build 68:
Design datapath, start of the top module:
module datapath (
    part,
    clock,
    value,
    positive,
    reset,
    counter,
    result
);
Size in the first run: ~2,900 cells after synthesis, about 32 flip-flops, about 52 I/O pins.
clock: 37.2 ns
lec_check: 0
abc_area: 1
cap_margin: 5
core_margin: 2
core_utilization: 72
cts_cluster_diameter: 192
cts_cluster_size: 31
max_routing_layer: met4
setup_slack_margin: 5.0
slew_margin: 20
tns_end_percent: 35
run.sh (not shown) runs the stock make flow with config.mk's settings and CLKGATE_MAP_FILE=.
Build 68 ended with every stage complete and zero timing, DRC or antenna violations.
### build 68 -> build 83
Settings: a deleted TNS_END_PERCENT that had been 35; a change of CAP_MARGIN from 5 to 20; a deleted SETUP_SLACK_MARGIN that had been 5.0.
### Flow results
- Relative to build 68, build 83 degrades minimum clock period after layout.
- Changes observed in build 83 relative to build 68: final area -about 8%, register-to-register slack -0.94 ns, net count reported at finish -2.6%, synthesized-area fraction occupied by xor and xnor cells ~0 delta, total detailed-routing wirelength -24%.
- Build 83 vs build 68 on utilization: build 83 is the lower one.
- Build 68 ended up with _66[9]$_SDFFE_PP0P_ as its endpoint of the most critical setup path; build 83 ended up with _66[3]$_SDFFE_PP0P_.
- On arrival time of the worst setup path: build 83 sits above build 68.
- Of build 83 and build 68, it is build 83 that has the lower wire length of the first global-routing pass.
Input-level comparison between build 94 and build 83:
Settings: an added HOLD_SLACK_MARGIN of -0.1; a change of CTS_CLUSTER_DIAMETER from 192 to 224; a change of CAP_MARGIN from 20 to 5; an added SETUP_SLACK_MARGIN of 5.0; a change of CORE_UTILIZATION from 72 to 71.
Notes after the runs:
Build 94 finished every stage and its layout cleared the timing, design-rule and antenna checks.
Summary of build 94 over build 83: minimum clock period dropped 1.62 ns, number of detailed-route iterations in the first pass dropped 1, sequential share of layout area dropped 0.24 points, highest attainable clock frequency climbed 4.8%.
Here is what was changed in the inputs of build 10 compared with build 94.
Settings: clearing MAX_ROUTING_LAYER, which used to be met4; clearing HOLD_SLACK_MARGIN, which used to be -0.1; clearing SETUP_SLACK_MARGIN, which used to be 5.0.
Notes after the runs:
Relative to build 94, met3 demand-to-capacity share in global routing has decreased by 0.36 points in build 10.
Largest net degree at the start of global routing sits higher in build 10 than in build 94.
Comparing build 94 and build 10, wire length of the first global-routing pass is lower on build 10.


datapath again, from the RTL that the note above started with.
clock: 23.9 ns
lec_check: 0
abc_area: 1
cap_margin: 20
core_margin: 2
core_utilization: 50
cts_cluster_size: 31
hold_slack_margin: 0.3
slew_margin: 20
The first run ran to the end with violations: setup timing.
Rerun with:
--- a/flow/config.mk
+++ b/flow/config.mk
@@ -8,7 +8,11 @@
 export ABC_AREA = 1
 export CAP_MARGIN = 20
+export CORE_ASPECT_RATIO = 0.5
 export CORE_MARGIN = 2
-export CORE_UTILIZATION = 50
-export CTS_CLUSTER_SIZE = 31
-export HOLD_SLACK_MARGIN = 0.3
+export CORE_UTILIZATION = 72
+export CTS_CLUSTER_DIAMETER = 373
+export CTS_CLUSTER_SIZE = 100
+export PLACE_DENSITY = 0.42
+export SETUP_SLACK_MARGIN = -2.0
 export SLEW_MARGIN = 20
+export TNS_END_PERCENT = 10
Result:
- This time the run never finished: it broke off in 5_1_grt on GRT-0232
- die size shrinks by a quarter to a third
- area after synthesis does not change
- synthesized cell count stays the same


tundra:
The RTL this note starts from:
==> flow/design.v <==
module datapath (
    part,
    clock,
    value,
    positive,
    reset,
    counter,
    result
);
    input part;
    input clock;
    input [15:0] value;
    input positive;
    input reset;
    output [15:0] counter;
    output [15:0] result;
    wire [15:0] _65 = 16'b0000000000000000;
    wire [15:0] _64 = 16'b0000000000000000;
    wire _102;
    wire _100;
    wire _101;
    wire _103;
    wire [15:0] _104;
    wire _96;
    wire _92;
    wire _93;
    wire _90;
    wire _91;
    wire _94;
    wire _95;
    wire _97;
    wire [15:0] _98;
    wire _86;
    wire _84;
    wire _81;
    wire _82;
    wire _79;
    wire _80;
    wire _83;
    wire _85;
    wire _87;
    wire [15:0] _88;
    wire [41:0] _73 = 42'b000000000000000000000010100011110101110001;
    wire [25:0] _71 = 26'b00000000000000000000000000;
    wire [41:0] _72;
    wire [83:0] _74;
    wire [57:0] _75;
    wire [25:0] _70 = 26'b00000000000000000000000000;
    wire [83:0] _76;
    wire [15:0] _77;
    wire [15:0] _78;
    wire [15:0] _89;
    wire [15:0] _99;
    wire [15:0] _105;
    wire [15:0] _67 = 16'b0000000000000001;
    wire [15:0] _68;
    wire [15:0] _62 = 16'b0000000000000000;
    wire [15:0] _58 = 16'b0000000001100100;
    wire [41:0] _53 = 42'b000000000000000000000010100011110101110001;
    wire [25:0] _51 = 26'b00000000000000000000000000;
    wire [41:0] _52;
    wire [83:0] _54;
    wire [57:0] _55;
    wire [25:0] _50 = 26'b00000000000000000000000000;
    wire [83:0] _56;
    wire [15:0] _57;
    wire [31:0] _59;
    wire [15:0] _60;
    wire [15:0] _48 = 16'b0000000000110010;
    wire [15:0] _44 = 16'b0000000001100100;
    wire [41:0] _39 = 42'b000000000000000000000010100011110101110001;
    wire [25:0] _37 = 26'b00000000000000000000000000;
    wire [41:0] _38;
    wire [83:0] _40;
    wire [57:0] _41;
    wire [25:0] _36 = 26'b00000000000000000000000000;
    wire [83:0] _42;
    wire [15:0] _43;
    wire [31:0] _45;
    wire [15:0] _46;
    wire [15:0] _34;
    wire [15:0] _29 = 16'b0000000001100100;
    wire [41:0] _24 = 42'b000000000000000000000010100011110101110001;
    wire [25:0] _22 = 26'b00000000000000000000000000;
    wire [41:0] _23;
    wire [83:0] _25;
    wire [57:0] _26;
    wire [25:0] _21 = 26'b00000000000000000000000000;
    wire [83:0] _27;
    wire [15:0] _28;
    wire [31:0] _30;
    wire [15:0] _31;
    wire [15:0] _32;
    wire [15:0] _19 = 16'b0000000001100100;
    wire [15:0] _20;
    wire [15:0] _33;
    wire [15:0] _35;
    wire [15:0] _47;
    wire [15:0] _49;
    wire [15:0] _61;
    wire _63;
    wire [15:0] _69;
    wire _2;
    wire [15:0] _106;
    wire [15:0] _107;
    wire [15:0] _3;
    reg [15:0] _66;
    wire vdd = 1'b1;
    wire [15:0] _16 = 16'b0000000000000000;
    wire [15:0] _15 = 16'b0000000000000000;
    wire _6;
    wire [15:0] _137 = 16'b0000000000110010;
    wire [15:0] _133 = 16'b0000000001100100;
    wire [41:0] _128 = 42'b000000000000000000000010100011110101110001;
    wire [25:0] _126 = 26'b00000000000000000000000000;
    wire [41:0] _127;
    wire [83:0] _129;
    wire [57:0] _130;
    wire [25:0] _125 = 26'b00000000000000000000000000;
    wire [83:0] _131;
    wire [15:0] _132;
    wire [31:0] _134;
    wire [15:0] _135;
    wire [15:0] _123;
    wire [15:0] _118 = 16'b0000000001100100;
    wire [41:0] _113 = 42'b000000000000000000000010100011110101110001;
    wire [25:0] _111 = 26'b00000000000000000000000000;
    wire [41:0] _112;
    wire [83:0] _114;
    wire [57:0] _115;
    wire [25:0] _110 = 26'b00000000000000000000000000;
    wire [83:0] _116;
    wire [15:0] _117;
    wire [31:0] _119;
    wire [15:0] _120;
    wire [15:0] _8;
    wire [15:0] _121;
    wire [15:0] _108 = 16'b0000000001100100;
    wire [15:0] _109;
    wire [15:0] _122;
    wire _10;
    wire [15:0] _124;
    wire [15:0] _136;
    wire _12;
    wire [15:0] _138;
    wire [15:0] _13;
    reg [15:0] _18;
    assign _102 = _49 == _62;
    assign _100 = _18 == _62;
    assign _101 = ~ _100;
    assign _103 = _101 & _102;
    assign _104 = _103 ? _67 : _62;
    assign _96 = _49 < _18;
    assign _92 = _49 == _62;
    assign _93 = ~ _92;
    assign _90 = _18 == _62;
    assign _91 = ~ _90;
    assign _94 = _91 & _93;
    assign _95 = _94 & _10;
    assign _97 = _95 & _96;
    assign _98 = _97 ? _67 : _62;
    assign _86 = _18 < _49;
    assign _84 = ~ _10;
    assign _81 = _49 == _62;
    assign _82 = ~ _81;
    assign _79 = _18 == _62;
    assign _80 = ~ _79;
    assign _83 = _80 & _82;
    assign _85 = _83 & _84;
    assign _87 = _85 & _86;
    assign _88 = _87 ? _67 : _62;
    assign _72 = { _71, _8 };
    assign _74 = _72 * _73;
    assign _75 = _74[83:26];
    assign _76 = { _70, _75 };
    assign _77 = _76[15:0];
    assign _78 = _66 + _77;
    assign _89 = _78 + _88;
    assign _99 = _89 + _98;
    assign _105 = _99 + _104;
    assign _68 = _66 + _67;
    assign _52 = { _51, _49 };
    assign _54 = _52 * _53;
    assign _55 = _54[83:26];
    assign _56 = { _50, _55 };
    assign _57 = _56[15:0];
    assign _59 = _57 * _58;
    assign _60 = _59[15:0];
    assign _38 = { _37, _35 };
    assign _40 = _38 * _39;
    assign _41 = _40[83:26];
    assign _42 = { _36, _41 };
    assign _43 = _42[15:0];
    assign _45 = _43 * _44;
    assign _46 = _45[15:0];
    assign _34 = _18 + _32;
    assign _23 = { _22, _8 };
    assign _25 = _23 * _24;
    assign _26 = _25[83:26];
    assign _27 = { _21, _26 };
    assign _28 = _27[15:0];
    assign _30 = _28 * _29;
    assign _31 = _30[15:0];
    assign _32 = _8 - _31;
    assign _20 = _18 + _19;
    assign _33 = _20 - _32;
    assign _35 = _10 ? _34 : _33;
    assign _47 = _35 - _46;
    assign _49 = _12 ? _48 : _47;
    assign _61 = _49 - _60;
    assign _63 = _61 == _62;
    assign _69 = _63 ? _68 : _66;
    assign _2 = part;
    assign _106 = _2 ? _105 : _69;
    assign _107 = _12 ? _62 : _106;
    assign _3 = _107;
    always @(posedge _6) begin
        _66 <= _3;
    end
    assign _6 = clock;
    assign _127 = { _126, _124 };
    assign _129 = _127 * _128;
    assign _130 = _129[83:26];
    assign _131 = { _125, _130 };
    assign _132 = _131[15:0];
    assign _134 = _132 * _133;
    assign _135 = _134[15:0];
    assign _123 = _18 + _121;
    assign _112 = { _111, _8 };
    assign _114 = _112 * _113;
    assign _115 = _114[83:26];
    assign _116 = { _110, _115 };
    assign _117 = _116[15:0];
    assign _119 = _117 * _118;
    assign _120 = _119[15:0];
    assign _8 = value;
    assign _121 = _8 - _120;
    assign _109 = _18 + _108;
    assign _122 = _109 - _121;
    assign _10 = positive;
    assign _124 = _10 ? _123 : _122;
    assign _136 = _124 - _135;
    assign _12 = reset;
    assign _138 = _12 ? _137 : _136;
    assign _13 = _138;
    always @(posedge _6) begin
        _18 <= _13;
    end
    assign counter = _18;
    assign result = _66;
endmodule
clock: 21.6 ns
lec_check: 0
abc_area: 1
cap_margin: 20
core_margin: 2
core_utilization: 72
cts_cluster_diameter: 387
setup_slack_margin: 2.99
slew_margin: 20
5_1_grt: tundra exited with error
Here is what was changed in the inputs of amber compared with tundra.
Settings: CTS_CLUSTER_DIAMETER removed (was 387); SETUP_SLACK_MARGIN removed (was 2.99); the clock period (ns, I/O delays scaled along) changed from 21.6 to 19.4.
==> comparison <==
Sort tundra and amber by placed cell area asc -> top: tundra
amber did not run to completion, as it errored out during 4_1_cts.
Against tundra, final HPWL from detailed placement in amber came out worse.
From tundra to amber, count of input and output buffers did not move at all.
Going from tundra to amber, fraction of synthesis flops using an asynchronous set or reset pin has remained practically unchanged; placer's final routability congestion estimate increased about 1.7%.
### amber -> ember
Settings: ABC_AREA no longer set, was 1; CORE_UTILIZATION now 10, was 72; the clock period (ns, I/O delays scaled along) now 58.6, was 19.4.
ember finished end to end and its layout was clean on timing, DRC and antenna.
NOTE post-synthesis instance total amber->ember decreased by more than 10%
ember against amber: total placed instance area shows a reduction of 0.0028 mm², placer congestion estimate shows a reduction of about 11%, Yosys chip area shows a reduction of 4.7%, effective utilization at floorplan shows a reduction of 63 points.
In the reports for ember and amber, the smaller post-synthesis mux area share belongs to amber.
The following lists how maple was set up differently from ember:
Settings: CELL_PAD_IN_SITES_GLOBAL_PLACEMENT: unset -> 1; CORE_UTILIZATION: 10 -> 40; ABC_AREA: unset -> 1; the clock period (ns, I/O delays scaled along): 58.6 -> 42.0.
[summary]
Total area of multi-input combinational cells: maple > ember. Compared maple vs ember, and portion of the clock cycle consumed by the worst path in the final layout is up in maple. maple against ember: final area now sits lower; number of buffers outside the clock class in the layout now sits higher; cell count now sits lower.
[inputs] juniper vs maple
Settings: ABC_AREA: 1 -> unset; GPL_TIMING_DRIVEN: unset -> 0; CTS_CLUSTER_SIZE: unset -> 100; GPL_ROUTABILITY_DRIVEN: unset -> 0; CELL_PAD_IN_SITES_GLOBAL_PLACEMENT: 1 -> 3; TNS_END_PERCENT: unset -> 10; CTS_CLUSTER_DIAMETER: unset -> 199.
==> results <==
Every stage of the flow completed for juniper, and the final layout passed the timing, design-rule and antenna checks.
Against maple, juniper comes in 1.3 points higher on area share of buffers outside the clock network.
For juniper, the termination of the worst setup path was _66[12]$_SDFFE_PP0P_, unlike maple, where it was _66[1]$_SDFFE_PP0P_.
juniper ended up with a lower total number of vias than maple did.
Sequential share of cell area delta (maple -> juniper): insignificant
Comparing met2 track utilization from global routing for maple and juniper, the bigger number came from juniper.
Reported for maple and juniper, final antenna diode count turned out identical to the last digit.
maple and juniper ended up with roughly the same number of clock sinks seen by CTS.
The overall routing resource usage on juniper is in line with that on maple.
Setup changes, juniper to indigo
Settings: removing GPL_ROUTABILITY_DRIVEN (formerly 0); changing CTS_CLUSTER_DIAMETER from 199 to 193; changing TNS_END_PERCENT from 10 to 40; removing CELL_PAD_IN_SITES_GLOBAL_PLACEMENT (formerly 3); changing CTS_CLUSTER_SIZE from 100 to 99; changing CORE_UTILIZATION from 40 to 59; removing GPL_TIMING_DRIVEN (formerly 0); changing CORE_MARGIN from 2 to 8.
==> comparison <==
For required time at the worst-slack endpoint, juniper and indigo come out practically identical. Placed wire-length estimate after detailed placement in indigo is 3800 µm lower than in juniper. indigo ended with less length of routed wiring on met1 than juniper. Summary: worst hold slack after final layout, indigo worse than juniper. Critical path depth: higher on juniper.


Starts from the design.v that is shown in full above.
Settings: LEC_CHECK=0, CAP_MARGIN=20, CORE_MARGIN=2, CORE_UTILIZATION=27, SLEW_MARGIN=20; clock period 40.9 ns.
The starting point went through all stages and came out clean.
Next try:
CORE_UTILIZATION = 50   (was 27)
clock period = 36.7 ns   (was 40.9 ns; I/O delays follow)
Result: The new run finished but failed the layout checks on negative setup slack; setup slack loses 1900 ps; clock-buffer cell count is unchanged; synthesized area is unchanged; design area went up by 13%.
Next try:
CORE_UTILIZATION = 66   (was 50)
clock period = 34.3 ns   (was 36.7 ns; I/O delays follow)
=> The new run reached the layout checks and failed them: negative setup slack. Design area came out higher by 0.75%. Setup slack got worse by 2200 ps. Cell count shrinks by 1.6%.
Next try:
CORE_UTILIZATION = 71   (was 66)
CTS_CLUSTER_DIAMETER = 38   (was not set)
CTS_CLUSTER_SIZE = 31   (was not set)
clock period = 37.2 ns   (was 34.3 ns; I/O delays follow)
The new run ran to the end with violations: negative setup slack.
Clock-buffer cell count does not change.
Synthesized area stays the same.
Non-clock buffer count is lower by 162.
Via count is about the same.


Starts from the design.v that is shown in full above.
make LEC_CHECK=0 ABC_AREA=1 CAP_MARGIN=20 CORE_MARGIN=2 CORE_UTILIZATION=71 CTS_CLUSTER_DIAMETER=223 SLEW_MARGIN=20 finish   # period 34.3 ns
The baseline produced a clean layout.
Rerun with:
CAP_MARGIN = 5   (was 20)
HOLD_SLACK_MARGIN = -0.05   (was unset)
clock period = 29.0 ns   (was 34.3 ns; I/O delays follow)
Result: This time the run stopped in global routing. Die area is unchanged. Area after synthesis does not change. Synthesized cell count is unchanged.
